`design/flow/constraint.sdc`:
```
create_clock -name core_clock -period 8.43 [get_ports {i_clk}]
set_input_delay 1.6860 -clock core_clock [delete_from_list [all_inputs] [get_ports {i_clk}]]
set_output_delay 1.6860 -clock core_clock [all_outputs]
set_load 0.01 [all_outputs]
```
`design/flow/config.mk`:
```
export PLATFORM = sky130hd
export DESIGN_NAME = alu
export DESIGN_NICKNAME = alu
export VERILOG_FILES = /design/flow/design.v
export SDC_FILE = /design/flow/constraint.sdc
export NUM_CORES = 4
export LEC_CHECK = 0
export CAP_MARGIN = 25
export CORE_ASPECT_RATIO = 0.65
export CORE_MARGIN = 2
export CORE_UTILIZATION = 37
export GPL_ROUTABILITY_DRIVEN = 1
export PLACE_DENSITY = 0.84
export SETUP_SLACK_MARGIN = -0.54
export SLEW_MARGIN = 20
export TNS_END_PERCENT = 5
```
`design/flow/run.sh`:
```
#!/bin/bash
# the make line also repeats each setting of config.mk as NAME=value (left out here)
make -C /OpenROAD-flow-scripts/flow DESIGN_CONFIG=/design/flow/config.mk WORK_HOME=/design/flow/orfs CLKGATE_MAP_FILE= finish
```
`design/flow/design.v`:
```
module alu #(
	parameter INST_W = 4,
	parameter INT_W  = 6,
	parameter FRAC_W = 10,
	parameter DATA_W = INT_W + FRAC_W
)(
	input                      i_clk,
	input                      i_rst_n,
	input                      i_in_valid,
	output                     o_busy,
	input         [INST_W-1:0] i_inst,
	input  signed [DATA_W-1:0] i_data_a,
	input  signed [DATA_W-1:0] i_data_b,
	output                     o_out_valid,
	output        [DATA_W-1:0] o_data
);
	localparam SIGN_ADD = 4'b0000;
	localparam SIGN_SUB = 4'b0001;
	localparam SIGN_MUL = 4'b0010;
	localparam SOFTPLUS = 4'b0100;
	localparam XOR      = 4'b0101;
	localparam ARS      = 4'b0110;  
	localparam LEFT_ROT = 4'b0111;
	localparam CNT_L0   = 4'b1000;  
	localparam REV_M4   = 4'b1001;  
	localparam INIT     = 4'b1010;  
	localparam SIGN_ACC_1 = 4'b0011;
	localparam SIGN_ACC_2 = 4'b1011;
	localparam VECT_W    = 20;
	localparam VECT_SIZE = 16;
	reg [INST_W - 1: 0] current_state;
	reg [INST_W - 1: 0] next_state;
	reg                        o_busy_r;
	reg                        o_out_valid_r;
	reg        [DATA_W - 1: 0] o_data_r;
	wire                       o_busy_w;
	reg                        o_out_valid_w;
	reg        [DATA_W - 1: 0] o_data_w;
	reg signed [VECT_W - 1: 0] data_acc_old [VECT_SIZE - 1: 0];
	reg signed [VECT_W - 1: 0] data_acc_new [VECT_SIZE - 1: 0];
	reg signed [VECT_W - 1: 0] data_acc_out;
	reg signed [DATA_W - 1: 0] i_data_a_r;
	reg signed [DATA_W - 1: 0] i_data_b_r;
	reg need_saturate;
	integer i;
	assign o_busy       = o_busy_r;
	assign o_out_valid  = o_out_valid_r;
	assign o_data       = o_data_r;
	assign o_busy_w     = i_in_valid || current_state != INIT;
	always @ (*)
	begin
		data_acc_out  = 0;
		need_saturate = 0;
		begin
			case (current_state)
				SIGN_ADD:
				begin
					o_out_valid_w = 1;
					o_data_w      = add(i_data_a_r, i_data_b_r);
				end
				SIGN_SUB:
				begin
					o_out_valid_w = 1;
					o_data_w      = sub(i_data_a_r, i_data_b_r);
				end
				SIGN_MUL:
				begin
					o_out_valid_w = 1;
					o_data_w      = mul(i_data_a_r, i_data_b_r);
				end
				SIGN_ACC_1:
				begin
					o_out_valid_w = 0;
					o_data_w      = 0;
				end
				SIGN_ACC_2:
				begin
					data_acc_out = data_acc_new[i_data_a_r[$clog2(VECT_SIZE) - 1: 0]];
					if (data_acc_out[VECT_W - 1])
					begin
						need_saturate = (data_acc_out[(VECT_W - 1) - 1-: (VECT_W - DATA_W)] != {{(VECT_W - DATA_W){1'b1}}});
					end
					else
					begin
						need_saturate = (data_acc_out[(VECT_W - 1) - 1-: (VECT_W - DATA_W)] != {{(VECT_W - DATA_W){1'b0}}});
					end
					o_out_valid_w = 1;
					o_data_w      = (need_saturate) ?
										sat(data_acc_out[VECT_W - 1]) :
										data_acc_out[DATA_W - 1: 0];
				end
				SOFTPLUS:
				begin
					o_out_valid_w = 1;
					o_data_w      = softplus(i_data_a_r);
				end
				XOR:
				begin
					o_out_valid_w = 1;
					o_data_w      = exor(i_data_a_r, i_data_b_r);
				end
				ARS:
				begin
					o_out_valid_w = 1;
					o_data_w      = ars(i_data_a_r, i_data_b_r);
				end
				LEFT_ROT:
				begin
					o_out_valid_w = 1;
					o_data_w      = left_rot(i_data_a_r, i_data_b_r);
				end
				CNT_L0:
				begin
					o_out_valid_w = 1;
					o_data_w      = cnt_l0(i_data_a_r);
				end
				REV_M4:
				begin
					o_out_valid_w = 1;
					o_data_w      = rev_m4(i_data_a_r, i_data_b_r);
				end
				default:
				begin
					o_out_valid_w = 0;
					o_data_w      = 0;
				end
			endcase
		end
	end
	always @ (posedge i_clk or negedge i_rst_n)
	begin
		if (!i_rst_n)
		begin
			i_data_a_r <= 0;
			i_data_b_r <= 0;
		end
		else
		begin
			if (i_in_valid)
			begin
				i_data_a_r <= i_data_a;
				i_data_b_r <= i_data_b;
			end
			else
			begin
				i_data_a_r <= i_data_a_r;
				i_data_b_r <= i_data_b_r;
			end
		end
	end
	always @ (posedge i_clk or negedge i_rst_n)
	begin
		if (!i_rst_n)
		begin
			o_busy_r <= 1;
		end
		else
		begin
			o_busy_r <= o_busy_w;
		end
	end
	always @ (posedge i_clk or negedge i_rst_n)
	begin
		if (!i_rst_n)
		begin
			o_out_valid_r <= 0;
		end
		else
		begin
			o_out_valid_r <= o_out_valid_w;
		end
	end
	always @ (posedge i_clk or negedge i_rst_n)
	begin
		if (!i_rst_n)
		begin
			for (i = 0; i < VECT_SIZE; i = i + 1)
			begin
				data_acc_new[i] <= 0;
			end
		end
		else
		begin
			for (i = 0; i < VECT_SIZE; i = i + 1)
			begin
				if (current_state == SIGN_ACC_1 && i == i_data_a_r)
				begin
					data_acc_new[i] <= data_acc_old[i] + i_data_b_r;
				end
				else
				begin
					data_acc_new[i] <= data_acc_new[i];
				end
			end
		end
	end
	always @ (posedge i_clk or negedge i_rst_n)
	begin
		if (!i_rst_n)
		begin
			for (i = 0; i < VECT_SIZE; i = i + 1)
			begin
				data_acc_old[i] <= 0;
			end
		end
		else if (current_state == SIGN_ACC_2)
		begin
			for (i = 0; i < VECT_SIZE; i = i + 1)
			begin
				data_acc_old[i] <= data_acc_new[i];
			end
		end
	end
	always @ (posedge i_clk or negedge i_rst_n)
	begin
		if (!i_rst_n)
		begin
			current_state <= INIT;
		end
		else
		begin
			current_state <= next_state;
		end
	end
	always @ (*)
	begin
		case (current_state)
			INIT:
			begin
				if (i_in_valid)
				begin
					case (i_inst)
						SIGN_ADD:   next_state = SIGN_ADD;    
						SIGN_SUB:   next_state = SIGN_SUB;    
						SIGN_MUL:   next_state = SIGN_MUL;    
						SIGN_ACC_1: next_state = SIGN_ACC_1;  
						SOFTPLUS:   next_state = SOFTPLUS;    
						XOR:        next_state = XOR;         
						ARS:        next_state = ARS;         
						LEFT_ROT:   next_state = LEFT_ROT;    
						CNT_L0:     next_state = CNT_L0;      
						REV_M4:     next_state = REV_M4;      
						default:    next_state = INIT;        
					endcase
				end
				else
				begin
					next_state = INIT;
				end
			end
			SIGN_ACC_1:
			begin
				next_state = SIGN_ACC_2;
			end
			default:  next_state = INIT;
		endcase
	end
	always @ (posedge i_clk or negedge i_rst_n)
	begin
		if (!i_rst_n)
		begin
			o_data_r <= 0;
		end
		else
		begin
			o_data_r <= o_data_w;
		end
	end
	function automatic signed [DATA_W - 1: 0] add;
		input signed [DATA_W - 1: 0] a;
		input signed [DATA_W - 1: 0] b;
		reg signed [DATA_W - 1: 0] sum;
		reg                        is_overflow;
		begin
			sum = a + b;
			is_overflow = (a[DATA_W - 1] & b[DATA_W - 1] & ~sum[DATA_W - 1]) || (~a[DATA_W - 1] & ~b[DATA_W - 1] & sum[DATA_W - 1]);
			add = (is_overflow) ? sat(!sum[DATA_W - 1]) : sum;
		end
	endfunction
	function automatic signed [DATA_W - 1: 0] sub;
		input signed [DATA_W - 1: 0] a;
		input signed [DATA_W - 1: 0] b;
		reg signed [DATA_W - 1: 0] diff;
		reg                        is_overflow;
		begin
			diff = a - b;
			is_overflow = (a[DATA_W - 1] & ~b[DATA_W - 1] & ~diff[DATA_W - 1]) || (~a[DATA_W - 1] & b[DATA_W - 1] & diff[DATA_W - 1]);
			sub = (is_overflow) ? sat(!diff[DATA_W - 1]) : diff;
		end
	endfunction
	function automatic signed [DATA_W - 1: 0] mul;
		input signed [DATA_W - 1: 0] a;
		input signed [DATA_W - 1: 0] b;
		reg [2 * DATA_W: 0] prod;
		reg                 is_overflow;
		reg                 is_signed;
		begin
			prod = a * b;
			prod = rnd(prod, 9);
			is_signed = prod[2 * DATA_W];
			if (is_signed)
			begin
				is_overflow = (prod[(2 * DATA_W) - 1-: INT_W + 1] != {{(INT_W + 1){1'b1}}});
			end
			else
			begin
				is_overflow = (prod[(2 * DATA_W) - 1-: INT_W + 1] != {{(INT_W + 1){1'b0}}});
			end
			mul = prod[((2 * DATA_W) - INT_W - 1)-: DATA_W];
			mul = (is_overflow) ? sat(is_signed) : mul;
		end
	endfunction
	function automatic signed [DATA_W - 1: 0] softplus;
		input signed [DATA_W - 1: 0] a;
		reg signed [2 * DATA_W: 0] frac;
		reg signed  [INT_W - 1: 0] a_int;
		begin
			a_int = a[(DATA_W - 1)-: INT_W];
			if (a_int >= 'sd2)  
			begin
				softplus = a;
			end
			else if (a_int < 'sd2 && a_int >= 'sd0)  
			begin
				frac = a << 1;
				frac = frac + 12'b1000_0000_0000;
				frac = frac[DATA_W - 1: 0] * 16'hAAAB;
				frac = rnd(frac, 16);
				frac = frac >> 17;
				softplus = frac[DATA_W - 1: 0];
			end
			else if (a_int < 'sd0 && a_int >= -'sd1)  
			begin
				frac = a + 12'b1000_0000_0000;
				frac = frac[DATA_W - 1: 0] * 16'hAAAB;
				frac = rnd(frac, 16);
				frac = frac >> 17;
				softplus = frac[DATA_W - 1: 0];
			end
			else if (a_int < -'sd1 && a_int >= -'sd2)  
			begin
				frac = a << 1;
				frac = frac[DATA_W - 1: 0] + 14'b01_0100_0000_0000;
				frac = frac[DATA_W - 1: 0] * 16'hE38F;
				frac = rnd(frac, 18);
				frac = frac >> 19;
				softplus = frac[DATA_W - 1: 0];
			end
			else if (a_int < -'sd2 && a_int >= -'sd3)  
			begin
				frac = a + 12'b1100_0000_0000;
				frac = frac[DATA_W - 1: 0] * 16'hE38F;
				frac = rnd(frac, 18);
				frac = frac >> 19;
				softplus = frac[DATA_W - 1: 0];
			end
			else  
			begin
				softplus = 0;
			end
		end
	endfunction
	function automatic signed [DATA_W - 1: 0] exor;
		input signed [DATA_W - 1: 0] a;
		input signed [DATA_W - 1: 0] b;
		begin
			exor = a ^ b;
		end
	endfunction
	function automatic signed [DATA_W - 1: 0] ars;
		input signed [DATA_W - 1: 0] a;
		input signed [DATA_W - 1: 0] b;
		begin
			ars = a >>> b;
		end
	endfunction
	function automatic [DATA_W - 1: 0] left_rot;
		input [DATA_W - 1: 0] a;
		input [DATA_W - 1: 0] b;
		begin
			left_rot = (a << b) | (a >> (DATA_W - b));
		end
	endfunction
	function automatic [DATA_W - 1: 0] cnt_l0;
		input [DATA_W - 1: 0] a;
		reg [$clog2(DATA_W): 0] leading_one;
		integer i;
		begin
			if (a == 0)
			begin
				cnt_l0 = DATA_W;
			end
			else
			begin
				leading_one = 0;
				for (i = DATA_W - 1; i > 0; i = i - 1)
				begin
					if (a[i] && i > leading_one)
					begin
						leading_one = i;
					end
				end
				cnt_l0 = DATA_W - 1 - leading_one;
			end
		end
	endfunction
	function automatic [DATA_W - 1: 0] rev_m4;
		input [DATA_W - 1: 0] a;
		input [DATA_W - 1: 0] b;
		integer i;
		begin
			for (i = 0; i < 13; i = i + 1)
			begin
				rev_m4[i] = (a[i+: 4] == b[(DATA_W - 1 - i)-: 4]);
			end
			rev_m4[DATA_W - 1-: 3] = 0;
		end
	endfunction
	function automatic signed [DATA_W - 1: 0] sat;
		input is_signed;
		begin
			sat = (is_signed) ? 16'b1000_0000_0000_0000 : 16'b0111_1111_1111_1111;
		end
	endfunction
	function automatic signed [2 * DATA_W: 0] rnd;
		input signed [2 * DATA_W: 0] a;
		input    [$clog2(DATA_W): 0] rounding_bit;
		begin
			rnd = (a[rounding_bit]) ? a + (1'b1 << rounding_bit) : a;
		end
	endfunction
endmodule
```
==> flow_metrics.env, run 1 <==
# yosys + openroad results
export IMPL_htree_levels=3
export IMPL_drc=0
export IMPL_clock_latency_ps=690
export IMPL_ys_seq_elements=694
export IMPL_ys_types=115
export IMPL_path_clk_slew_ps=60
export IMPL_path_max_fanout=10
export IMPL_outcome="complete, but fails checks"
export IMPL_flop_cell="dfrtp_1"
export IMPL_grtUsageMet1=0.3730
export IMPL_ioPinCount=57
export IMPL_netlist_instances=8137
export IMPL_antenna_left=0
export IMPL_grt_use_met3=0.1189
export IMPL_cts_buffers=75
export IMPL_slew_headroom=0.1751
export IMPL_synthTopLogicFamily="adder cells"
export IMPL_critPathKind="reg -> reg"
export IMPL_ys_sh_mux=0.01068
export IMPL_cts_path_max_buffers=3
export IMPL_critical_path_depth=29
export IMPL_final_nets=9643
export IMPL_synth_adder_area_share=0.3091
export IMPL_synth_nets=9596
export IMPL_gp_congestion=1.063
export IMPL_aoi_share=0.1523
export IMPL_start_kind="flip-flop"
export IMPL_root_buffer="clkbuf_16"
export IMPL_ys_warn_count=3
export IMPL_worst_slew_pin_transition_ps=1226
export IMPL_syn_avg_cell_area_sq_um=8.668
export IMPL_netlist_top_cells_count="nand2_1, inv_1, ha_1, dfrtp_1, fa_1"
export IMPL_numPortBuffers=56
export IMPL_grt_pass1_wl_um=374200
export IMPL_synth_cell_area_sq_mm=0.07053
export IMPL_whs_ps=469.9
export IMPL_post_route_period_util=1.006
export IMPL_r2r_cells=29
export IMPL_cts_hold_buf=0
export IMPL_cap_violations=0
export IMPL_tool_warnings=91
export IMPL_rows=129
export IMPL_hold_viol_final=0
export IMPL_worst_path_largest_cell_delay_ps=660
export IMPL_post_cts_resized=0
export IMPL_clock_skew_ps=38.21
export IMPL_clkSinkCount=694
export IMPL_edf_count=0
export IMPL_area_leaders="dfrtp_1, ha_1, fa_1"
export IMPL_final_fill_count=18410
export IMPL_place_inst=10660
export IMPL_cts_setup_buffers=0
export IMPL_holdCritPathClass="reg -> reg"
export IMPL_dp_hpwl_um=197200
export IMPL_min_period_ps=8477
export IMPL_first_pass_iters=8
export IMPL_worstPathRequired_ps=8990
export IMPL_antenna_found_initial=9
export IMPL_grt_max_degree=194
export IMPL_cp_endpoint="o_data_r[15]"
export IMPL_drt_iter0_drc=8110
export IMPL_grt_pass1_vias=58640
export IMPL_startpoint="i_data_a_r[10]"
export IMPL_cpMaxStageDelayCell="dfrtp_1"
export IMPL_area_growth_pct=9.964
export IMPL_worstPathArrival_ps=9040
export IMPL_initCoreUtil=0.3716
export IMPL_grt_total_usage=0.2539
export IMPL_top_cell_area_share=0.2452
export IMPL_busiest_layer="met1"
export IMPL_cp_top_family="adder cells"
export IMPL_viasPerCell=5.662
export IMPL_crit_reg2reg_launch="i_data_a_r[10]"
export IMPL_endpoint_kind="flip-flop"
export IMPL_check_faults="setup timing"
export IMPL_yosysChipArea_sq_mm=0.07053
export IMPL_rr_endpoint="o_data_r[15]"
export IMPL_grt_overflow=0
export IMPL_setup_ws_ps=-47.04
export IMPL_min_to="data_acc_old[3][5]"
export IMPL_yosysTopAreaCell="dfrtp_1"
export IMPL_synthArstFlopShare=1.000
export IMPL_wirelength_um=250200
export IMPL_slew_viol_final=0
export IMPL_wire_per_inst_um=23.16
export IMPL_core_area_sq_mm=0.1898
export IMPL_dieWidth_um=545.5
export IMPL_holdCritStartpoint="data_acc_new[3][5]"
export IMPL_cts_tree="done"
export IMPL_top_cell="nand2_1"
export IMPL_ys_sh_xor=0.05558
export IMPL_yosysCellCount=8137
export IMPL_max_freq_mhz=118.0
export IMPL_cp_buffers_inverters=7
export IMPL_regToRegSetupSlack_ps=-50
export IMPL_final_cells=10800
export IMPL_hold_depth=2
export IMPL_dieArea_sq_mm=0.1942
export IMPL_vias=61160
export IMPL_grtUsageMet2=0.3169
export IMPL_die_h_um=356.0
export IMPL_synth_simple_area_share=0.1616
export IMPL_postSynthSeqShare=0.2463
export IMPL_finalSetupViolCount=1
-- per-layer routing --
layer	vias up	wire length, um
li1	27550	-
met1	29600	108600
met2	3658	89810
met3	349	42360
met4	4	9356
met5	-	28
-- area by class of cell --
cell class                      count  area [sq um]  share of cell area
Multi-Input combinational cell   6237         48650              0.6272
Inverter                          902          3386             0.04365
Antenna cell                        7         17.52           0.0002259
Clock buffer                      103          2165             0.02791
Timing Repair Buffer              274          2370             0.03055
Clock inverter                     31         392.9            0.005065
Tap cell                         2554          3196             0.04120
Sequential cell                   694         17390              0.2242
-- per-stage QoR --
step                      instance area, sq um  TNS [ps]  utilization  setup WS (ps)
after floorplan                          70530     -3123            -         -264.9
after global placement                   74880         0       0.3945          234.3
after detailed placement                 74950         0       0.3949          240.4
after CTS                                77510         0       0.4083          181.1
after global routing                     77540     -3225       0.4085         -294.6
final                                    77560    -47.04       0.4086         -47.04
==> inputs of run 2 (changes only) <==
CAP_MARGIN = 10   (was 25)
CORE_ASPECT_RATIO = 1.45   (was 0.65)
CORE_MARGIN = 10   (was 2)
CORE_UTILIZATION = 45   (was 37)
CTS_CLUSTER_DIAMETER = 128   (was not set)
GPL_ROUTABILITY_DRIVEN = not set   (was 1)
PLACE_DENSITY = not set   (was 0.84)
SETUP_SLACK_MARGIN = not set   (was -0.54)
TNS_END_PERCENT = not set   (was 5)
clock period = 10.3 ns   (was 8.43 ns; I/O delays follow)
==> run 2 against run 1 <==
- now clean on timing, DRC and antenna
- clock skew barely moved
- register-to-register slack improved by 1300 ps
- maximum frequency fell by 6.4%
- synthesized area did not move
- sequential cell count did not move
- worst hold slack improved by 8.8 ps
- core utilization rose by 8.3 points
- critical path type unchanged
- largest cell class unchanged
==> flow_metrics.env, run 2 <==
# yosys + openroad results
export IMPL_critPathKind="reg -> reg"
export IMPL_rows=174
export IMPL_min_to="data_acc_old[14][0]"
export IMPL_worstPathArrival_ps=9540
export IMPL_netlist_top_cells_count="nand2_1, inv_1, ha_1, dfrtp_1, fa_1"
export IMPL_finalSetupViolCount=0
export IMPL_dp_hpwl_um=217400
export IMPL_final_setup_tns_ps=0
export IMPL_path_clk_slew_ps=70
export IMPL_area_leaders="dfrtp_1, ha_1, fa_1"
export IMPL_core_area_sq_mm=0.1554
export IMPL_initCoreUtil=0.4537
export IMPL_synth_cell_area_sq_mm=0.07053
export IMPL_crit_reg2reg_launch="i_data_a_r[7]"
export IMPL_antenna_left=0
export IMPL_dieArea_sq_mm=0.1732
export IMPL_grt_max_degree=189
export IMPL_final_nets=9573
export IMPL_dieWidth_um=348.8
export IMPL_yosysChipArea_sq_mm=0.07053
export IMPL_fin_area_sq_mm=0.07643
export IMPL_edf_count=0
export IMPL_synth_simple_area_share=0.1616
export IMPL_endpoint_kind="flip-flop"
export IMPL_yosysTopAreaCell="dfrtp_1"
export IMPL_drc=0
export IMPL_syn_avg_cell_area_sq_um=8.668
export IMPL_root_buffer="clkbuf_16"
export IMPL_ys_sh_mux=0.01068
export IMPL_die_h_um=496.7
export IMPL_grt_pass1_vias=61940
export IMPL_start_kind="flip-flop"
export IMPL_top_cell_area_share=0.2452
export IMPL_regToRegSetupSlack_ps=1240
export IMPL_rsz0062_at_grt="no"
export IMPL_finalCoreUtilization=0.4917
export IMPL_netlist_instances=8137
export IMPL_cts_setup_buffers=0
export IMPL_max_freq_mhz=110.4
export IMPL_wire_per_inst_um=26.85
export IMPL_grt_overflow=0
export IMPL_post_route_period_util=0.8797
export IMPL_cp_endpoint="o_data_r[1]"
export IMPL_worstPathRequired_ps=10780
export IMPL_cpMaxStageDelayCell="dfrtp_1"
export IMPL_synthArstFlopShare=1.000
export IMPL_register_area_sq_mm=0.01739
export IMPL_ys_seq_elements=694
export IMPL_synthTopLogicFamily="adder cells"
export IMPL_grt_pass1_wl_um=403000
export IMPL_vias=60070
export IMPL_min_period_ps=9061
export IMPL_synth_nets=9596
export IMPL_cap_violations=0
export IMPL_clock_latency_ps=690
export IMPL_rr_endpoint="o_data_r[1]"
export IMPL_ioPinCount=57
export IMPL_cts_tree="done"
export IMPL_r2r_cells=28
export IMPL_yosysCellCount=8137
export IMPL_ys_sh_xor=0.05558
export IMPL_comb_area_sq_mm=0.04867
export IMPL_outcome="timing/DRC/antenna clean"
export IMPL_worst_path_largest_cell_delay_ps=880
export IMPL_cts_buffers=78
export IMPL_cts_path_max_buffers=3
export IMPL_startpoint="i_data_a_r[7]"
export IMPL_postSynthSeqShare=0.2463
export IMPL_holdCritPathClass="reg -> reg"
export IMPL_top_cell="nand2_1"
export IMPL_htree_levels=3
export IMPL_hold_depth=2
export IMPL_drt_iter0_drc=4504
export IMPL_holdCritStartpoint="data_acc_old[14][0]"
export IMPL_grt_total_usage=0.3145
export IMPL_clock_skew_ps=38.56
export IMPL_path_common_cell="inv_1"
export IMPL_clkSinkCount=694
export IMPL_cp_top_family="adder cells"
export IMPL_ys_types=115
export IMPL_tool_warnings=88
export IMPL_viasPerCell=5.885
export IMPL_cts_hold_buf=0
export IMPL_ys_warn_count=3
export IMPL_first_pass_iters=6
export IMPL_numPortBuffers=56
export IMPL_worst_slew_pin_transition_ps=1172
export IMPL_cp_buffers_inverters=8
export IMPL_area_growth_pct=8.370
export IMPL_hold_viol_final=0
export IMPL_wirelength_um=274100
export IMPL_flop_cell="dfrtp_1"
export IMPL_gp_congestion=1.021
export IMPL_final_fill_count=14900
export IMPL_place_area_sq_mm=0.07366
export IMPL_synth_adder_area_share=0.3091
export IMPL_critical_path_depth=28
export IMPL_slew_headroom=0.2186
export IMPL_antenna_found_initial=16
export IMPL_path_max_fanout=11
export IMPL_post_cts_resized=0
export IMPL_slew_viol_final=0
export IMPL_aoi_share=0.1523
[run 2: final cells by class]
| cell class | count | share of cell area |
|---|---|---|
| diodes | 6 | 0.0001964 |
| clock buffers | 112 | 0.03037 |
| clock inverters | 31 | 0.004993 |
| inverters | 902 | 0.04430 |
| multi-input cells | 6237 | 0.6367 |
| flip-flops and latches | 694 | 0.2275 |
| well taps | 2024 | 0.03313 |
| repair buffers | 201 | 0.02275 |
[run 2: layer usage]
metal  part of all wire  track usage  vias to the layer above
met3              0.052      0.04329                      906
met4               0.12       0.2941                        8
met5            0.00018            0                        -
met1               0.35       0.3287                    29570
met2               0.49       0.5437                     2198
li1                   -            -                    27390
[run 2: through the flow]
stage	cells	worst slack, ps	hold WS [ps]
after floorplan	8137	1605	449.8
after global placement	10060	1516	461.5
after detailed placement	10060	1451	467.0
after CTS	10200	1387	481.4
after global routing	10200	937.7	503.4
final	10210	1239	478.7
==> inputs of run 3 (changes only) <==
ABC_AREA = 1   (was not set)
CAP_MARGIN = 20   (was 10)
CORE_ASPECT_RATIO = 0.5   (was 1.45)
CORE_MARGIN = 2   (was 10)
CORE_UTILIZATION = 72   (was 45)
CTS_CLUSTER_DIAMETER = 400   (was 128)
CTS_CLUSTER_SIZE = 97   (was not set)
clock period = 3.44 ns   (was 10.3 ns; I/O delays follow)
==> run 3 against run 2 <==
- the flow now stops in global routing
- synthesized cell count increased by 23%
- synthesized area increased by 6.5%
- die area decreased by 38%
==> flow_metrics.env, run 3 <==
# source this file to load flow results
export IMPL_grt_total_usage=0.6335
export IMPL_top_cell="nand2_1"
export IMPL_post_place_ws_ps=-4126
export IMPL_synth_nets=11440
export IMPL_ys_seq_elements=694
export IMPL_syn_avg_cell_area_sq_um=7.530
export IMPL_initCoreUtil=0.7295
export IMPL_error="[ERROR GRT-0116] Global routing finished with congestion. Check the congestion regions in the DRC Viewer."
export IMPL_aoi_share=0.1445
export IMPL_root_buffer="clkbuf_16"
export IMPL_synth_adder_area_share=0.2901
export IMPL_synth_cell_area_sq_mm=0.07515
export IMPL_edf_count=0
export IMPL_die_h_um=232.4
export IMPL_failed_stage="global routing"
export IMPL_ys_sh_mux=0.0005495
export IMPL_dieArea_sq_mm=0.1071
export IMPL_top_cell_area_share=0.2301
export IMPL_netlist_instances=9980
export IMPL_rows=83
export IMPL_outcome="stopped before the end"
export IMPL_area_leaders="dfrtp_1, ha_1, fa_1"
export IMPL_ioPinCount=57
export IMPL_place_area_sq_mm=0.08904
export IMPL_dp_hpwl_um=226700
export IMPL_yosysChipArea_sq_mm=0.07515
export IMPL_cts_buffers=11
export IMPL_netlist_top_cells_count="nand2_1, inv_1, o21ai_0, ha_1, dfrtp_1"
export IMPL_synth_simple_area_share=0.1977
export IMPL_htree_levels=1
export IMPL_gp_congestion=1.119
export IMPL_yosysTopAreaCell="dfrtp_1"
export IMPL_postSynthSeqShare=0.2312
export IMPL_ys_warn_count=3
export IMPL_ys_sh_xor=0.03611
export IMPL_yosysCellCount=9980
export IMPL_flop_cell="dfrtp_1"
export IMPL_synthTopLogicFamily="adder cells"
export IMPL_core_area_sq_mm=0.1030
export IMPL_ys_types=69
export IMPL_cts_path_max_buffers=3
export IMPL_synthArstFlopShare=1.000
export IMPL_grt_overflow=3
export IMPL_clkSinkCount=694
export IMPL_numPortBuffers=56
export IMPL_dieWidth_um=460.9
## run 3: through the flow
| stage | cells |
|---|---|
| after floorplan | 9980 |
| after global placement | 12750 |
| after detailed placement | 12750 |
| after CTS | 12880 |
## run 3: metal layers
metal | GRT usage | GRT overflow
met1 | 0.6743 | 0
met5 | 0.1552 | 0
met3 | 0.3853 | 0
met4 | 0.5849 | 2
met2 | 0.8508 | 1
## run 3: what timing repair did
| item | 4_1_cts |
|---|---|
| hold buffers | 1 |
| setup endpoints to repair | 115 |
| cloned | 5 |
| gates resized | 460 |
| hold endpoints to repair | 41 |
| pin swaps | 148 |
| buffers inserted | 113 |
==> inputs of run 4 (changes only) <==
ABC_AREA = not set   (was 1)
CAP_MARGIN = 10   (was 20)
CORE_ASPECT_RATIO = not set   (was 0.5)
CTS_CLUSTER_DIAMETER = 216   (was 400)
CTS_CLUSTER_SIZE = 21   (was 97)
MAX_ROUTING_LAYER = met4   (was not set)
SETUP_SLACK_MARGIN = -0.63   (was not set)
clock period = 6.42 ns   (was 3.44 ns; I/O delays follow)
==> run 4 against run 3 <==
- the layout now fails its checks (setup timing)
- synthesized cell count fell by 18%
- synthesized area fell by 6.1%
- die area fell by 6.2%
==> flow_metrics.env, run 4 <==
# yosys + openroad results
export IMPL_outcome="complete, but fails checks"
export IMPL_check_faults="setup timing"
export IMPL_cts_hold_buf=0
export IMPL_top_cell="nand2_1"
export IMPL_ys_sh_mux=0.01068
export IMPL_grt_total_usage=0.5284
export IMPL_grt_pass1_vias=68400
export IMPL_htree_levels=2
export IMPL_grt_overflow=0
export IMPL_worstPathRequired_ps=6950
export IMPL_first_pass_iters=7
export IMPL_synth_adder_area_share=0.3091
export IMPL_worstPathArrival_ps=7890
export IMPL_dp_hpwl_um=200800
export IMPL_post_route_period_util=1.147
export IMPL_register_area_sq_mm=0.01740
export IMPL_regToRegSetupSlack_ps=-940
export IMPL_initCoreUtil=0.7283
export IMPL_wirelength_um=258100
export IMPL_finalSetupViolCount=16
export IMPL_start_kind="flip-flop"
export IMPL_comb_area_sq_mm=0.04958
export IMPL_path_clk_slew_ps=120
export IMPL_path_max_fanout=6
export IMPL_clock_latency_ps=680
export IMPL_cap_violations=0
export IMPL_antenna_left=0
export IMPL_ys_sh_xor=0.05558
export IMPL_postSynthSeqShare=0.2463
export IMPL_yosysCellCount=8137
export IMPL_ys_seq_elements=694
export IMPL_critical_path_depth=25
export IMPL_slew_headroom=0.1492
export IMPL_final_fill_count=5598
export IMPL_setup_ws_ps=-941.4
export IMPL_holdCritPathClass="reg -> reg"
export IMPL_crit_reg2reg_launch="i_data_a_r[7]"
export IMPL_cp_buffers_inverters=5
export IMPL_r2r_cells=25
export IMPL_area_growth_pct=14.66
export IMPL_grt_pass1_wl_um=390300
export IMPL_synth_simple_area_share=0.1616
export IMPL_place_area_sq_mm=0.07881
export IMPL_critPathKind="reg -> reg"
export IMPL_clkSinkCount=694
export IMPL_vias=67810
export IMPL_ioPinCount=57
export IMPL_drt_iter0_drc=9831
export IMPL_core_area_sq_mm=0.09685
export IMPL_root_buffer="clkbuf_16"
export IMPL_top_cell_area_share=0.2452
export IMPL_edf_count=0
export IMPL_synth_cell_area_sq_mm=0.07053
export IMPL_wire_per_inst_um=25.44
export IMPL_cts_path_max_buffers=3
export IMPL_min_period_ps=7361
export IMPL_cpMaxStageDelayCell="or4_4"
export IMPL_ys_types=115
export IMPL_synthTopLogicFamily="adder cells"
export IMPL_hold_depth=2
export IMPL_cts_buffers=39
export IMPL_netlist_instances=8137
export IMPL_area_leaders="dfrtp_1, ha_1, fa_1"
export IMPL_cts_tree="done"
export IMPL_yosysTopAreaCell="dfrtp_1"
export IMPL_antenna_found_initial=8
export IMPL_hold_viol_final=0
export IMPL_final_cells=10140
export IMPL_numPortBuffers=56
export IMPL_synth_nets=9596
export IMPL_endpoint_kind="flip-flop"
export IMPL_synthArstFlopShare=1.000
export IMPL_ys_warn_count=3
export IMPL_slew_viol_final=0
export IMPL_final_nets=10310
export IMPL_viasPerCell=6.685
export IMPL_cp_endpoint="o_data_r[9]"
export IMPL_rr_endpoint="o_data_r[9]"
export IMPL_clock_skew_ps=45.14
export IMPL_worst_path_largest_cell_delay_ps=620
export IMPL_startpoint="i_data_a_r[7]"
export IMPL_drc=0
export IMPL_tool_warnings=96
export IMPL_place_inst=10050
export IMPL_holdCritStartpoint="data_acc_old[7][17]"
export IMPL_rsz0062_at_grt="yes"
export IMPL_fin_area_sq_mm=0.08087
export IMPL_aoi_share=0.1523
export IMPL_min_to="data_acc_old[7][17]"
export IMPL_path_common_cell="fa_1"
export IMPL_rows=114
export IMPL_worst_slew_pin_transition_ps=1276
export IMPL_die_h_um=317.0
export IMPL_gp_congestion=1.134
export IMPL_yosysChipArea_sq_mm=0.07053
export IMPL_flop_cell="dfrtp_1"
export IMPL_grt_max_degree=195
export IMPL_dieArea_sq_mm=0.1005
export IMPL_dieWidth_um=317.0
export IMPL_cp_top_family="adder cells"
export IMPL_syn_avg_cell_area_sq_um=8.668
export IMPL_max_freq_mhz=135.8
export IMPL_netlist_top_cells_count="nand2_1, inv_1, ha_1, dfrtp_1, fa_1"
==> run 4: what timing repair did <==
| item | in CTS | in global routing |
|---|---|---|
| buffers inserted | 36 | 14 |
| gates resized | 85 | 57 |
| hold endpoints to repair | 0 | 0 |
| endpoints found under the setup margin | 16 | 16 |
| cloned | 0 | 1 |
| pin swaps | 51 | 33 |
==> run 4: routing by layer <==
layer | wire length (um) | global-route usage | vias to the layer above
met3 | 38070 | 0.1720 | 1393
met4 | 19160 | 0.2968 | 0
met2 | 109700 | 0.7635 | 5077
li1 | - | - | 28830
met5 | 0 | - | -
met1 | 91140 | 0.6545 | 32510
==> run 4: stage by stage <==
step | hold WS [ps] | setup TNS (ps) | worst slack [ps] | utilization
after floorplan | 449.8 | -12490 | -844.7 | -
after global placement | 460.5 | -13510 | -1056 | 0.8138
after detailed placement | 467.0 | -15170 | -1162 | 0.8138
after CTS | 487.3 | -11800 | -826.2 | 0.8307
after global routing | 505.2 | -16910 | -1136 | 0.8350
final | 484.3 | -13990 | -941.4 | 0.8350
==> run 4: area by class of cell <==
type,count,area share
clock buffers,45,0.01235
clock inverters,3,0.0006034
multi-input cells,6238,0.6130
diodes,12,0.0003713
flip-flops and latches,694,0.2151
inverters,902,0.04205
well taps,1276,0.01974
repair buffers,973,0.09676
==> inputs of run 5 (changes only) <==
CAP_MARGIN = 20   (was 10)
CORE_UTILIZATION = 64   (was 72)
CTS_CLUSTER_DIAMETER = not set   (was 216)
CTS_CLUSTER_SIZE = not set   (was 21)
MAX_ROUTING_LAYER = not set   (was met4)
SETUP_SLACK_MARGIN = not set   (was -0.63)
clock period = 5.18 ns   (was 6.42 ns; I/O delays follow)
==> run 5 against run 4 <==
- still fails the layout checks on setup timing
- via count decreased by 1.7%
- final cell count is 4.7% higher
- critical path type unchanged
- highest routed layer is now met5
==> flow_metrics.env, run 5 <==
# yosys + openroad results
export IMPL_finalSetupViolCount=16
export IMPL_final_nets=10540
export IMPL_path_common_cell="fa_1"
export IMPL_path_clk_slew_ps=70
export IMPL_numPortBuffers=56
export IMPL_critPathKind="reg -> reg"
export IMPL_min_period_ps=7425
export IMPL_grt_total_usage=0.4549
export IMPL_synth_nets=9596
export IMPL_hold_viol_final=0
export IMPL_cts_buffers=77
export IMPL_rows=121
export IMPL_top_cell="nand2_1"
export IMPL_crit_reg2reg_launch="i_data_a_r[12]"
export IMPL_setup_ws_ps=-2245
export IMPL_dieArea_sq_mm=0.1129
export IMPL_netlist_instances=8137
export IMPL_flop_cell="dfrtp_1"
export IMPL_cts_path_max_buffers=3
export IMPL_dp_hpwl_um=200800
export IMPL_top_cell_area_share=0.2452
export IMPL_htree_levels=3
export IMPL_slew_headroom=0.1375
export IMPL_first_pass_iters=8
export IMPL_regToRegSetupSlack_ps=-2240
export IMPL_dieWidth_um=336.0
export IMPL_ys_sh_mux=0.01068
export IMPL_ys_seq_elements=694
export IMPL_grt_max_degree=208
export IMPL_root_buffer="clkbuf_16"
export IMPL_vias=66630
export IMPL_worst_path_largest_cell_delay_ps=560
export IMPL_clkSinkCount=694
export IMPL_rsz0062_at_grt="yes"
export IMPL_start_kind="flip-flop"
export IMPL_path_max_fanout=8
export IMPL_initCoreUtil=0.6462
export IMPL_area_leaders="dfrtp_1, ha_1, fa_1"
export IMPL_wirelength_um=257900
export IMPL_slew_viol_final=0
export IMPL_holdCritPathClass="in -> async"
export IMPL_yosysTopAreaCell="dfrtp_1"
export IMPL_ioPinCount=57
export IMPL_yosysChipArea_sq_mm=0.07053
export IMPL_postSynthSeqShare=0.2463
export IMPL_worstPathArrival_ps=7940
export IMPL_synth_simple_area_share=0.1616
export IMPL_synthArstFlopShare=1.000
export IMPL_worstPathRequired_ps=5690
export IMPL_cap_violations=0
export IMPL_synth_adder_area_share=0.3091
export IMPL_startpoint="i_data_a_r[12]"
export IMPL_synthTopLogicFamily="adder cells"
export IMPL_wire_per_inst_um=24.29
export IMPL_fin_area_sq_mm=0.08519
export IMPL_post_route_period_util=1.433
export IMPL_max_freq_mhz=134.7
export IMPL_r2r_cells=30
export IMPL_cp_endpoint="o_data_r[9]"
export IMPL_ys_types=115
export IMPL_endpoint_kind="flip-flop"
export IMPL_die_h_um=336.0
export IMPL_netlist_top_cells_count="nand2_1, inv_1, ha_1, dfrtp_1, fa_1"
export IMPL_ys_warn_count=3
export IMPL_core_area_sq_mm=0.1092
export IMPL_gp_congestion=1.046
export IMPL_aoi_share=0.1523
export IMPL_area_growth_pct=20.79
export IMPL_clock_skew_ps=42.27
export IMPL_cp_buffers_inverters=10
export IMPL_drc=0
export IMPL_syn_avg_cell_area_sq_um=8.668
export IMPL_yosysCellCount=8137
export IMPL_rr_endpoint="o_data_r[9]"
export IMPL_antenna_left=0
export IMPL_antenna_found_initial=13
export IMPL_critical_path_depth=30
export IMPL_drt_iter0_drc=7899
export IMPL_worst_slew_pin_transition_ps=1294
export IMPL_grt_pass1_wl_um=389200
export IMPL_cpMaxStageDelayCell="fa_1"
export IMPL_grt_overflow=0
export IMPL_viasPerCell=6.276
export IMPL_check_faults="setup timing"
export IMPL_edf_count=0
export IMPL_clock_latency_ps=680
export IMPL_ys_sh_xor=0.05558
export IMPL_tool_warnings=93
export IMPL_cts_hold_buf=0
export IMPL_outcome="complete, but fails checks"
export IMPL_cp_top_family="adder cells"
export IMPL_cts_tree="done"
export IMPL_finalCoreUtilization=0.7805
export IMPL_place_area_sq_mm=0.08026
export IMPL_grt_pass1_vias=67280
export IMPL_synth_cell_area_sq_mm=0.07053
## run 5: final cells by class
class                   instances  area, sq um
fillers                      7199        23960
clock buffers                 107         2190
clock inverters                30        397.9
inverters                     902         3432
diodes                          5        12.51
repair buffers               1164         9500
well taps                    1476         1847
flip-flops and latches        694        17400
multi-input cells            6238        50410
## run 5: repair_timing
item,in CTS,in global routing
gates resized,112,238
endpoints found under the hold margin,0,0
endpoints found under the setup margin,16,26
pin swaps,66,138
gates cloned,1,1
setup buffers,29,60
## run 5: per-stage QoR
stage                     TNS (ps)  instances  hold slack (ps)  worst slack (ps)
after floorplan             -31950       8137            449.8             -2081
after global placement      -35180      10390            460.9             -2260
after detailed placement    -36040      10390            467.2             -2446
after CTS                   -33440      10550            448.4             -2133
after global routing        -37400      10610            483.0             -2392
final                       -35130      10620            466.3             -2245
## run 5: per-layer routing
| metal | GRT usage | share of wire | vias up |
|---|---|---|---|
| met5 | 0 | 0.00083 | - |
| met4 | 0.2193 | 0.059 | 18 |
| met3 | 0.1370 | 0.13 | 917 |
| met2 | 0.6852 | 0.43 | 4058 |
| met1 | 0.6007 | 0.38 | 32290 |
| li1 | - | - | 29340 |
==> inputs of run 6 (changes only) <==
CORE_UTILIZATION = 65   (was 64)
CTS_CLUSTER_DIAMETER = 313   (was not set)
PLACE_DENSITY_LB_ADDON = 0.0   (was not set)
SETUP_SLACK_MARGIN = 1.25   (was not set)
clock period = 7.16 ns   (was 5.18 ns; I/O delays follow)
==> run 6 against run 5 <==
- the layout still fails its checks (setup timing)
- clock skew is 16 ps lower
- setup slack better by 1900 ps
- critical path depth is 1 lower
- global-route usage is 0.37 points higher
- count of clock-buffer cells in the layout is 4 higher
==> flow_metrics.env, run 6 <==
# yosys + openroad results
export IMPL_outcome="complete, but fails checks"
export IMPL_check_faults="setup timing"
export IMPL_core_area_sq_mm=0.1074
export IMPL_dp_hpwl_um=196900
export IMPL_clkSinkCount=694
export IMPL_antenna_found_initial=12
export IMPL_r2r_cells=29
export IMPL_drt_iter0_drc=8157
export IMPL_holdCritStartpoint="data_acc_new[0][0]"
export IMPL_critPathKind="reg -> reg"
export IMPL_gp_congestion=1.075
export IMPL_place_inst=10010
export IMPL_worstPathRequired_ps=7690
export IMPL_netlist_top_cells_count="nand2_1, inv_1, ha_1, dfrtp_1, fa_1"
export IMPL_worstPathArrival_ps=7990
export IMPL_first_pass_iters=14
export IMPL_path_max_fanout=7
export IMPL_ys_warn_count=3
export IMPL_postSynthSeqShare=0.2463
export IMPL_final_nets=10260
export IMPL_grt_overflow=0
export IMPL_synth_adder_area_share=0.3091
export IMPL_worst_slew_pin_transition_ps=1229
export IMPL_cap_violations=0
export IMPL_cp_endpoint="o_data_r[11]"
export IMPL_area_growth_pct=18.15
export IMPL_ys_types=115
export IMPL_startpoint="i_data_a_r[10]"
export IMPL_endpoint_kind="flip-flop"
export IMPL_grt_max_degree=193
export IMPL_cts_path_max_buffers=3
export IMPL_slew_viol_final=0
export IMPL_final_setup_tns_ps=-2612
export IMPL_tool_warnings=95
export IMPL_post_place_ws_ps=-721.9
export IMPL_ioPinCount=57
export IMPL_ys_sh_xor=0.05558
export IMPL_holdCritPathClass="reg -> reg"
export IMPL_slew_headroom=0.1809
export IMPL_final_cells=10270
export IMPL_cp_top_family="adder cells"
export IMPL_syn_avg_cell_area_sq_um=8.668
export IMPL_hold_viol_final=0
export IMPL_hold_depth=2
export IMPL_dieWidth_um=333.4
export IMPL_worst_path_largest_cell_delay_ps=590
export IMPL_cts_tree="done"
export IMPL_cts_buffers=78
export IMPL_min_period_ps=7468
export IMPL_synthTopLogicFamily="adder cells"
export IMPL_ys_sh_mux=0.01068
export IMPL_flop_cell="dfrtp_1"
export IMPL_regToRegSetupSlack_ps=-310
export IMPL_synth_simple_area_share=0.1616
export IMPL_max_freq_mhz=133.9
export IMPL_rsz0062_at_grt="yes"
export IMPL_place_area_sq_mm=0.07787
export IMPL_synth_cell_area_sq_mm=0.07053
export IMPL_initCoreUtil=0.6570
export IMPL_path_clk_slew_ps=80
export IMPL_clock_skew_ps=26.39
export IMPL_cts_hold_buf=0
export IMPL_edf_count=0
export IMPL_grt_pass1_wl_um=387400
export IMPL_start_kind="flip-flop"
export IMPL_cpMaxStageDelayCell="fa_1"
export IMPL_path_common_cell="fa_1"
export IMPL_htree_levels=3
export IMPL_ys_seq_elements=694
export IMPL_area_leaders="dfrtp_1, ha_1, fa_1"
export IMPL_vias=66150
export IMPL_yosysCellCount=8137
export IMPL_grt_pass1_vias=66330
export IMPL_dieArea_sq_mm=0.1112
export IMPL_finalSetupViolCount=15
export IMPL_synth_nets=9596
export IMPL_fin_area_sq_mm=0.08333
export IMPL_setup_ws_ps=-308.4
export IMPL_yosysChipArea_sq_mm=0.07053
export IMPL_crit_reg2reg_launch="i_data_a_r[10]"
export IMPL_rows=120
export IMPL_antenna_left=0
export IMPL_aoi_share=0.1523
export IMPL_drc=0
export IMPL_wirelength_um=258500
export IMPL_root_buffer="clkbuf_16"
export IMPL_wire_per_inst_um=25.18
export IMPL_top_cell="nand2_1"
export IMPL_min_to="data_acc_old[0][0]"
export IMPL_numPortBuffers=56
export IMPL_post_route_period_util=1.043
export IMPL_top_cell_area_share=0.2452
export IMPL_critical_path_depth=29
export IMPL_netlist_instances=8137
export IMPL_die_h_um=333.4
export IMPL_grt_total_usage=0.4586
export IMPL_viasPerCell=6.444
export IMPL_synthArstFlopShare=1.000
export IMPL_yosysTopAreaCell="dfrtp_1"
export IMPL_rr_endpoint="o_data_r[11]"
export IMPL_cp_buffers_inverters=8
export IMPL_clock_latency_ps=670
-- run 6: metrics by stage --
| step | hold slack (ps) | util |
|---|---|---|
| global route | 493.7 | 0.7761 |
| CTS | 476.4 | 0.7620 |
| finish | 474.2 | 0.7762 |
| global placement | 460.8 | 0.7254 |
| floorplan | 449.8 | - |
| detailed placement | 467.0 | 0.7254 |
-- run 6: layout make-up --
| cell class | count | area [sq um] |
|---|---|---|
| diodes | 4 | 10.01 |
| well taps | 1403 | 1755 |
| inverters | 902 | 3441 |
| clock buffers | 111 | 2267 |
| fillers | 7124 | 24020 |
| multi-input cells | 6238 | 50610 |
| flip-flops and latches | 694 | 17400 |
| clock inverters | 29 | 447.9 |
| repair buffers | 885 | 7391 |
-- run 6: metal layers --
layer | global-route usage | share of wire | up-vias
met2 | 0.6833 | 0.43 | 4183
met3 | 0.1553 | 0.14 | 934
met4 | 0.2299 | 0.061 | 14
met1 | 0.5972 | 0.37 | 32250
met5 | 0 | 0.00050 | -
li1 | - | - | 28770
-- run 6: timing repair --
item                                    CTS  global route
endpoints found under the setup margin   16            16
gates resized                           163           237
buffers inserted                         51            55
pin swaps                               120           128
cloned                                    1             0
==> inputs of run 7 (changes only) <==
ABC_AREA = 1   (was not set)
CORE_UTILIZATION = 72   (was 65)
CTS_CLUSTER_SIZE = 92   (was not set)
PLACE_DENSITY = 0.64   (was not set)
PLACE_DENSITY_LB_ADDON = not set   (was 0.0)
SETUP_SLACK_MARGIN = 1.14   (was 1.25)
clock period = 4.28 ns   (was 7.16 ns; I/O delays follow)
==> run 7 against run 6 <==
- the flow now stops in global routing
- die area down 3.8%
- synthesized cell count grew 23%
- synthesized area rose by 6.5%
==> flow_metrics.env, run 7 <==
# source this file to load flow results
export IMPL_post_place_ws_ps=-4054
export IMPL_synthArstFlopShare=1.000
export IMPL_area_leaders="dfrtp_1, ha_1, fa_1"
export IMPL_ys_warn_count=3
export IMPL_postSynthSeqShare=0.2312
export IMPL_clkSinkCount=694
export IMPL_initCoreUtil=0.7261
export IMPL_rows=118
export IMPL_top_cell="nand2_1"
export IMPL_ys_sh_mux=0.0005495
export IMPL_edf_count=0
export IMPL_dieArea_sq_mm=0.1070
export IMPL_netlist_instances=9980
export IMPL_synth_simple_area_share=0.1977
export IMPL_error="[ERROR GRT-0232] Routing congestion too high. Check the congestion heatmap in the GUI."
export IMPL_cts_buffers=11
export IMPL_top_cell_area_share=0.2301
export IMPL_aoi_share=0.1445
export IMPL_synth_adder_area_share=0.2901
export IMPL_ys_seq_elements=694
export IMPL_syn_avg_cell_area_sq_um=7.530
export IMPL_gp_congestion=1.151
export IMPL_flop_cell="dfrtp_1"
export IMPL_synthTopLogicFamily="adder cells"
export IMPL_grt_overflow=104
export IMPL_failed_stage="global routing"
export IMPL_synth_nets=11440
export IMPL_grt_total_usage=0.7612
export IMPL_ys_types=69
export IMPL_root_buffer="clkbuf_16"
export IMPL_yosysChipArea_sq_mm=0.07515
export IMPL_dp_hpwl_um=225500
export IMPL_htree_levels=1
export IMPL_die_h_um=327.1
export IMPL_dieWidth_um=327.1
export IMPL_synth_cell_area_sq_mm=0.07515
export IMPL_numPortBuffers=56
export IMPL_cts_hold_buf=0
export IMPL_core_area_sq_mm=0.1035
export IMPL_yosysCellCount=9980
export IMPL_netlist_top_cells_count="nand2_1, inv_1, o21ai_0, ha_1, dfrtp_1"
export IMPL_place_area_sq_mm=0.08667
export IMPL_outcome="stopped before the end"
export IMPL_ioPinCount=57
export IMPL_ys_sh_xor=0.03611
export IMPL_yosysTopAreaCell="dfrtp_1"
export IMPL_cts_path_max_buffers=3
==> run 7: repair_timing <==
| item | CTS |
|---|---|
| gates cloned | 9 |
| endpoints found under the hold margin | 0 |
| setup buffers | 133 |
| resized | 494 |
| pin swaps | 203 |
| endpoints found under the setup margin | 324 |
==> run 7: metal layers <==
layer	GRT usage	GRT overflow
met3	0.6254	3
met5	0.4020	2
met4	0.7150	45
met1	0.7645	5
met2	0.9194	49
==> run 7: metrics by stage <==
step | utilization | instances
2_1_floorplan | - | 9980
3_3_place_gp | 0.8374 | 12430
3_5_place_dp | 0.8374 | 12430
4_1_cts | 0.8710 | 12590
==> inputs of run 8 (changes only) <==
ABC_AREA = not set   (was 1)
CORE_UTILIZATION = 70   (was 72)
CTS_CLUSTER_DIAMETER = not set   (was 313)
CTS_CLUSTER_SIZE = 21   (was 92)
PLACE_DENSITY = not set   (was 0.64)
SETUP_SLACK_MARGIN = not set   (was 1.14)
clock period = 6.54 ns   (was 4.28 ns; I/O delays follow)
==> run 8 against run 7 <==
- die area shrank 3.4%
- the layout now fails its checks (setup timing)
- synthesized area down 6.1%
- synthesized cell count decreased by 18%
==> flow_metrics.env, run 8 <==
# yosys + openroad results
export IMPL_core_area_sq_mm=0.1000
export IMPL_yosysCellCount=8137
export IMPL_die_h_um=321.4
export IMPL_min_to="data_acc_old[5][14]"
export IMPL_slew_viol_final=0
export IMPL_cts_hold_buf=0
export IMPL_finalSetupViolCount=16
export IMPL_setup_ws_ps=-988.3
export IMPL_endpoint_kind="flip-flop"
export IMPL_fin_area_sq_mm=0.08388
export IMPL_clock_skew_ps=32.58
export IMPL_final_cells=10310
export IMPL_htree_levels=3
export IMPL_rr_endpoint="o_data_r[7]"
export IMPL_holdCritStartpoint="data_acc_old[5][14]"
export IMPL_grt_pass1_vias=73140
export IMPL_place_inst=10090
export IMPL_antenna_left=0
export IMPL_vias=72500
export IMPL_wirelength_um=290900
export IMPL_postSynthSeqShare=0.2463
export IMPL_tool_warnings=101
export IMPL_netlist_instances=8137
export IMPL_grt_total_usage=0.5419
export IMPL_clock_latency_ps=680
export IMPL_dp_hpwl_um=203200
export IMPL_hold_depth=2
export IMPL_cts_path_max_buffers=3
export IMPL_netlist_top_cells_count="nand2_1, inv_1, ha_1, dfrtp_1, fa_1"
export IMPL_ys_sh_mux=0.01068
export IMPL_area_growth_pct=18.93
export IMPL_max_freq_mhz=132.8
export IMPL_ys_sh_xor=0.05558
export IMPL_worstPathRequired_ps=7100
export IMPL_area_leaders="dfrtp_1, ha_1, fa_1"
export IMPL_min_period_ps=7528
export IMPL_cts_tree="done"
export IMPL_startpoint="i_data_a_r[15]"
export IMPL_worstPathArrival_ps=8090
export IMPL_dieWidth_um=321.4
export IMPL_first_pass_iters=14
export IMPL_r2r_cells=26
export IMPL_cap_violations=0
export IMPL_top_cell_area_share=0.2452
export IMPL_ys_seq_elements=694
export IMPL_cts_buffers=73
export IMPL_hold_viol_final=0
export IMPL_cpMaxStageDelayCell="o41ai_1"
export IMPL_yosysChipArea_sq_mm=0.07053
export IMPL_synth_nets=9596
export IMPL_yosysTopAreaCell="dfrtp_1"
export IMPL_viasPerCell=7.031
export IMPL_path_max_fanout=6
export IMPL_place_area_sq_mm=0.07913
export IMPL_path_clk_slew_ps=70
export IMPL_clkSinkCount=694
export IMPL_worst_path_largest_cell_delay_ps=670
export IMPL_root_buffer="clkbuf_16"
export IMPL_initCoreUtil=0.7053
export IMPL_gp_congestion=1.069
export IMPL_grt_max_degree=210
export IMPL_syn_avg_cell_area_sq_um=8.668
export IMPL_edf_count=0
export IMPL_drt_iter0_drc=12770
export IMPL_check_faults="setup timing"
export IMPL_final_nets=10400
export IMPL_worst_slew_pin_transition_ps=1373
export IMPL_outcome="complete, but fails checks"
export IMPL_flop_cell="dfrtp_1"
export IMPL_ys_types=115
export IMPL_aoi_share=0.1523
export IMPL_drc=0
export IMPL_synthArstFlopShare=1.000
export IMPL_ys_warn_count=3
export IMPL_numPortBuffers=56
export IMPL_critPathKind="reg -> reg"
export IMPL_path_common_cell="fa_1"
export IMPL_cp_buffers_inverters=10
export IMPL_synth_simple_area_share=0.1616
export IMPL_rows=116
export IMPL_ioPinCount=57
export IMPL_crit_reg2reg_launch="i_data_a_r[15]"
export IMPL_rsz0062_at_grt="yes"
export IMPL_wire_per_inst_um=28.21
export IMPL_post_route_period_util=1.151
export IMPL_synthTopLogicFamily="adder cells"
export IMPL_top_cell="nand2_1"
export IMPL_antenna_found_initial=19
export IMPL_critical_path_depth=26
export IMPL_holdCritPathClass="reg -> reg"
export IMPL_dieArea_sq_mm=0.1033
export IMPL_synth_adder_area_share=0.3091
export IMPL_start_kind="flip-flop"
export IMPL_synth_cell_area_sq_mm=0.07053
export IMPL_regToRegSetupSlack_ps=-990
export IMPL_cp_endpoint="o_data_r[7]"
export IMPL_grt_overflow=0
export IMPL_slew_headroom=0.08039
export IMPL_grt_pass1_wl_um=423900
export IMPL_cp_top_family="adder cells"
[run 8: final cells by class]
| type | instances | area, sq um |
|---|---|---|
| sequential | 694 | 17400 |
| tap | 1298 | 1624 |
| inverter | 902 | 3416 |
| fill | 5134 | 16120 |
| clock buffer | 103 | 2131 |
| timing repair buffer | 1035 | 8461 |
| antenna | 10 | 25.02 |
| clock inverter | 32 | 394.1 |
| multi-input combinational | 6238 | 50430 |
[run 8: metrics by stage]
step,utilization,hold slack (ps),setup TNS (ps),worst slack [ps]
floorplan,-,449.8,-10190,-720.7
global placement,0.7913,460.6,-12770,-881.2
detailed placement,0.7913,467.0,-15190,-1065
CTS,0.8277,482.8,-10090,-734.1
global route,0.8386,502.7,-16810,-1135
finish,0.8388,482.2,-14710,-988.3
[run 8: layer usage]
layer,global-route usage,part of all wire,wire [um]
met5,0.01797,0.0021,622
met1,0.6550,0.33,95620
met4,0.3415,0.093,27080
met2,0.7898,0.41,118900
met3,0.2383,0.17,48690
[run 8: timing repair]
item                       4_1_cts  5_1_grt
setup endpoints to repair       16       16
setup buffers                   45       36
resized                        161      181
pin swaps                       91       70
gates cloned                     0        1
==> inputs of run 9 (changes only) <==
CAP_MARGIN = 35   (was 20)
CORE_ASPECT_RATIO = 1.71   (was not set)
CORE_UTILIZATION = 40   (was 70)
CTS_CLUSTER_SIZE = not set   (was 21)
clock period = 10.0 ns   (was 6.54 ns; I/O delays follow)
==> run 9 against run 8 <==
- the run now finishes clean
- critical path depth rose by 2
- wire length is 1.0% lower
- highest routed layer unchanged
- clock skew up 15 ps
- count of clock-buffer cells in the layout decreased by 4
- setup slack improved by 1700 ps
==> flow_metrics.env, run 9 <==
# yosys + openroad results
export IMPL_worstPathArrival_ps=9920
export IMPL_ioPinCount=57
export IMPL_clock_skew_ps=47.23
export IMPL_dieWidth_um=325.1
export IMPL_first_pass_iters=14
export IMPL_rows=201
export IMPL_startpoint="i_data_a_r[8]"
export IMPL_cp_buffers_inverters=8
export IMPL_worst_slew_pin_transition_ps=1074
export IMPL_core_area_sq_mm=0.1753
export IMPL_worstPathRequired_ps=10590
export IMPL_netlist_top_cells_count="nand2_1, inv_1, ha_1, dfrtp_1, fa_1"
export IMPL_die_h_um=553.1
export IMPL_final_nets=9613
export IMPL_postSynthSeqShare=0.2463
export IMPL_path_common_cell="inv_1"
export IMPL_cts_tree="done"
export IMPL_syn_avg_cell_area_sq_um=8.668
export IMPL_synthArstFlopShare=1.000
export IMPL_tool_warnings=85
export IMPL_critPathKind="reg -> reg"
export IMPL_max_freq_mhz=107.1
export IMPL_top_cell="nand2_1"
export IMPL_edf_count=0
export IMPL_area_leaders="dfrtp_1, ha_1, fa_1"
export IMPL_drc=0
export IMPL_outcome="timing/DRC/antenna clean"
export IMPL_synthTopLogicFamily="adder cells"
export IMPL_ys_sh_xor=0.05558
export IMPL_root_buffer="clkbuf_16"
export IMPL_start_kind="flip-flop"
export IMPL_post_route_period_util=0.9334
export IMPL_min_to="data_acc_old[14][15]"
export IMPL_grt_pass1_wl_um=417600
export IMPL_grt_max_degree=158
export IMPL_yosysCellCount=8137
export IMPL_finalSetupViolCount=0
export IMPL_rsz0062_at_grt="no"
export IMPL_min_period_ps=9334
export IMPL_htree_levels=3
export IMPL_antenna_left=0
export IMPL_cp_top_family="adder cells"
export IMPL_final_setup_tns_ps=0
export IMPL_ys_warn_count=3
export IMPL_antenna_found_initial=26
export IMPL_area_growth_pct=9.162
export IMPL_flop_cell="dfrtp_1"
export IMPL_ys_seq_elements=694
export IMPL_viasPerCell=5.721
export IMPL_critical_path_depth=28
export IMPL_ys_sh_mux=0.01068
export IMPL_grt_overflow=0
export IMPL_aoi_share=0.1523
export IMPL_synth_adder_area_share=0.3091
export IMPL_slew_headroom=0.2765
export IMPL_grt_total_usage=0.3200
export IMPL_r2r_cells=28
export IMPL_gp_congestion=1.084
export IMPL_wire_per_inst_um=27.31
export IMPL_cap_violations=0
export IMPL_hold_viol_final=0
export IMPL_dp_hpwl_um=225400
export IMPL_cp_endpoint="o_data_r[0]"
export IMPL_ys_types=115
export IMPL_top_cell_area_share=0.2452
export IMPL_path_clk_slew_ps=60
export IMPL_crit_reg2reg_launch="i_data_a_r[8]"
export IMPL_netlist_instances=8137
export IMPL_synth_cell_area_sq_mm=0.07053
export IMPL_post_cts_resized=0
export IMPL_path_max_fanout=13
export IMPL_synth_simple_area_share=0.1616
export IMPL_cpMaxStageDelayCell="dfrtp_1"
export IMPL_regToRegSetupSlack_ps=670
export IMPL_slew_viol_final=0
export IMPL_cts_setup_buffers=0
export IMPL_holdCritStartpoint="data_acc_old[14][15]"
export IMPL_cts_path_max_buffers=3
export IMPL_holdCritPathClass="reg -> reg"
export IMPL_wirelength_um=288000
export IMPL_endpoint_kind="flip-flop"
export IMPL_synth_nets=9596
export IMPL_clock_latency_ps=690
export IMPL_grt_pass1_vias=62270
export IMPL_initCoreUtil=0.4024
export IMPL_numPortBuffers=56
export IMPL_dieArea_sq_mm=0.1798
export IMPL_drt_iter0_drc=4869
export IMPL_worst_path_largest_cell_delay_ps=1000
export IMPL_hold_depth=2
export IMPL_yosysTopAreaCell="dfrtp_1"
export IMPL_yosysChipArea_sq_mm=0.07053
export IMPL_cts_hold_buf=0
export IMPL_place_inst=10400
export IMPL_vias=60340
export IMPL_final_cells=10550
export IMPL_cts_buffers=71
export IMPL_rr_endpoint="o_data_r[0]"
export IMPL_clkSinkCount=694
run 9: layout make-up:
cell class | count | area, sq um
Antenna cell | 10 | 25.02
Multi-Input combinational cell | 6237 | 48710
Tap cell | 2334 | 2920
Inverter | 902 | 3386
Clock inverter | 23 | 280.3
Timing Repair Buffer | 248 | 2226
Fill cell | 17290 | 98300
Sequential cell | 694 | 17390
Clock buffer | 99 | 2054
run 9: routing by layer:
layer	track usage	vias to the layer above	part of all wire
li1	-	27500	-
met1	0.3173	29480	0.33
met5	0.007246	-	0.00093
met3	0.06111	1133	0.057
met4	0.3514	16	0.14
met2	0.5351	2211	0.48
run 9: per-stage QoR:
stage / util / instance area, sq um / hold WS (ps) / setup WS, ps
6_report: 0.4392 / 76990 / 478.1 / 666.1
3_3_place_gp: 0.4230 / 74140 / 461.2 / 1037
3_5_place_dp: 0.4244 / 74390 / 467.3 / 942.5
4_1_cts: 0.4377 / 76720 / 482.5 / 896.9
5_1_grt: 0.4391 / 76970 / 501.9 / 273.7
2_1_floorplan: - / 70530 / 449.8 / 1305
